## abcd_output
module abcd_output
(
	input clk,						 
	input rstn,
	input rx_pin_in,
	output ch_a_output, ch_b_output, ch_c_output, ch_d_output
);
Size: ~12000 cells after synthesis, ~370 flip-flops, ~7 I/O pins, about 76000 um2 of cells after synthesis.
export LEC_CHECK = 0
export ABC_AREA = 1
export CAP_MARGIN = 20
export CORE_MARGIN = 2
export CORE_UTILIZATION = 72
export CTS_CLUSTER_SIZE = 36
export PLACE_DENSITY_LB_ADDON = 0.28
export SLEW_MARGIN = 20
export TNS_END_PERCENT = 5
create_clock -name core_clock -period 87.1 [get_ports {clk}]
run.sh (not shown) runs the stock make flow with config.mk's settings and CLKGATE_MAP_FILE=.
The starting point completed with no timing, DRC or antenna violations.
Edit:
--- a/flow/config.mk
+++ b/flow/config.mk
@@ -8 +7,0 @@
-export ABC_AREA = 1
@@ -11,3 +10 @@
-export CORE_UTILIZATION = 72
-export CTS_CLUSTER_SIZE = 36
-export PLACE_DENSITY_LB_ADDON = 0.28
+export CORE_UTILIZATION = 40
@@ -15 +11,0 @@
-export TNS_END_PERCENT = 5
==> flow/constraint.sdc (replaced) <==
create_clock -name core_clock -period 104.0 [get_ports {clk}]
set_input_delay 20.8000 -clock core_clock [delete_from_list [all_inputs] [get_ports {clk}]]
set_output_delay 20.8000 -clock core_clock [all_outputs]
set_load 0.01 [all_outputs]
=> The new run finished clean; utilization goes down by 32 points; non-clock buffer count goes up by 42; via count goes down by a little under a tenth; setup slack improves by 0.62 ns; routed wire length goes up by a few percent; worst hold slack hardly moves; design area stays flat; maximum frequency goes down by about a fifth.
Edit:
--- a/flow/config.mk
+++ b/flow/config.mk
@@ -7,0 +8 @@
+export ABC_AREA = 1
@@ -10 +11 @@
-export CORE_UTILIZATION = 40
+export CORE_UTILIZATION = 72
==> flow/constraint.sdc (replaced) <==
create_clock -name core_clock -period 151.0 [get_ports {clk}]
set_input_delay 30.2000 -clock core_clock [delete_from_list [all_inputs] [get_ports {clk}]]
set_output_delay 30.2000 -clock core_clock [all_outputs]
set_load 0.01 [all_outputs]
Global-route usage went up by 17 points.
First-iteration DRC count went up by a quarter to a third.
Synthesized area went up by a few percent.
Fmax went up by roughly a tenth.
Final area went down slightly.
Worst hold slack gains 0.0043 ns.
Non-clock buffer count went down by 50.
Edit:
--- a/flow/config.mk
+++ b/flow/config.mk
@@ -8 +7,0 @@
-export ABC_AREA = 1
@@ -11 +10,2 @@
-export CORE_UTILIZATION = 72
+export CORE_UTILIZATION = 71
+export CTS_CLUSTER_SIZE = 36
==> flow/constraint.sdc (replaced) <==
create_clock -name core_clock -period 104.0 [get_ports {clk}]
set_input_delay 20.8000 -clock core_clock [delete_from_list [all_inputs] [get_ports {clk}]]
set_output_delay 20.8000 -clock core_clock [all_outputs]
set_load 0.01 [all_outputs]
What happened:
- setup slack got worse by 59 ns
- final area shrinks by 1.5%
- global-route usage falls by 0.56 points
- routed wire length decreases by 1.4%
- count of clock-buffer cells in the layout shrinks by 4
- final cell count decreases by 14%
Edit:
--- a/flow/config.mk
+++ b/flow/config.mk
@@ -7,0 +8 @@
+export ABC_AREA = 1
@@ -10,2 +11,3 @@
-export CORE_UTILIZATION = 71
-export CTS_CLUSTER_SIZE = 36
+export CORE_UTILIZATION = 70
+export CTS_CLUSTER_SIZE = 23
+export HOLD_SLACK_MARGIN = -0.08
==> flow/constraint.sdc (replaced) <==
create_clock -name core_clock -period 57.6 [get_ports {clk}]
set_input_delay 11.5200 -clock core_clock [delete_from_list [all_inputs] [get_ports {clk}]]
set_output_delay 11.5200 -clock core_clock [all_outputs]
set_load 0.01 [all_outputs]
What happened: Now the flow ended with an error in global routing (5_1_grt), error ODB-0269. Die size went up by about 4.3%. Area after synthesis went up by about 3%. Synthesized cell count went up by 18%.
Edit:
--- a/flow/config.mk
+++ b/flow/config.mk
@@ -12,2 +11,0 @@
-export CTS_CLUSTER_SIZE = 23
-export HOLD_SLACK_MARGIN = -0.08
==> flow/constraint.sdc (replaced) <==
create_clock -name core_clock -period 68.7 [get_ports {clk}]
set_input_delay 13.7400 -clock core_clock [delete_from_list [all_inputs] [get_ports {clk}]]
set_output_delay 13.7400 -clock core_clock [all_outputs]
set_load 0.01 [all_outputs]
=> With this change the flow completed, yet does not pass: max-capacitance violations, max-slew violations. Area after synthesis does not change. Die area does not change. Synthesized cell count stays the same.


abcd_output again, from the RTL that the note above started with.
Settings: LEC_CHECK=0, ABC_AREA=1, CAP_MARGIN=5, CELL_PAD_IN_SITES_DETAIL_PLACEMENT=1, CELL_PAD_IN_SITES_GLOBAL_PLACEMENT=2, CORE_MARGIN=2, CORE_UTILIZATION=24, GPL_ROUTABILITY_DRIVEN=1, HOLD_SLACK_MARGIN=0.17, MAX_ROUTING_LAYER=met4, MIN_ROUTING_LAYER=met2, PLACE_DENSITY_LB_ADDON=0.12, SETUP_SLACK_MARGIN=5.0, SLEW_MARGIN=20; clock period 172.0 ns.
Edit:
- CAP_MARGIN: 5 -> 20
- CELL_PAD_IN_SITES_DETAIL_PLACEMENT: 1 -> default
- CELL_PAD_IN_SITES_GLOBAL_PLACEMENT: 2 -> default
- CORE_UTILIZATION: 24 -> 68
- GPL_ROUTABILITY_DRIVEN: 1 -> default
- HOLD_SLACK_MARGIN: 0.17 -> default
- MAX_ROUTING_LAYER: met4 -> default
- MIN_ROUTING_LAYER: met2 -> default
- PLACE_DENSITY_LB_ADDON: 0.12 -> default
- SETUP_SLACK_MARGIN: 5.0 -> -1.13
- clock period: 172.0 -> 68.1 ns (I/O delays scaled with it)
After rerunning: The new run finished clean; cell area is lower by 0.35%; setup slack degrades by 78 ns; synthesized cell count stays the same; via count shrinks by 27%; routed wire length came out lower by 29%; sequential share of layout area stays flat.
Edit:
- ABC_AREA: 1 -> default
- SETUP_SLACK_MARGIN: -1.13 -> default
- clock period: 68.1 -> 77.2 ns (I/O delays scaled with it)
- With this change the flow finished but fails on capacitance limit, slew limit, setup timing
- register-to-register slack got worse by 3.9 ns
- die area came out lower by 2.8%
- maximum frequency came out lower by 17%
- sequential cell count does not change
Edit:
- CORE_UTILIZATION: 68 -> 19
- clock period: 77.2 -> 151.0 ns (I/O delays scaled with it)
Effect:
- The changed run passed the timing, design-rule and antenna checks
- non-clock buffer count is lower by 892
- count of clock-buffer cells in the layout is higher by 5
- worst setup slack improves by 48 ns
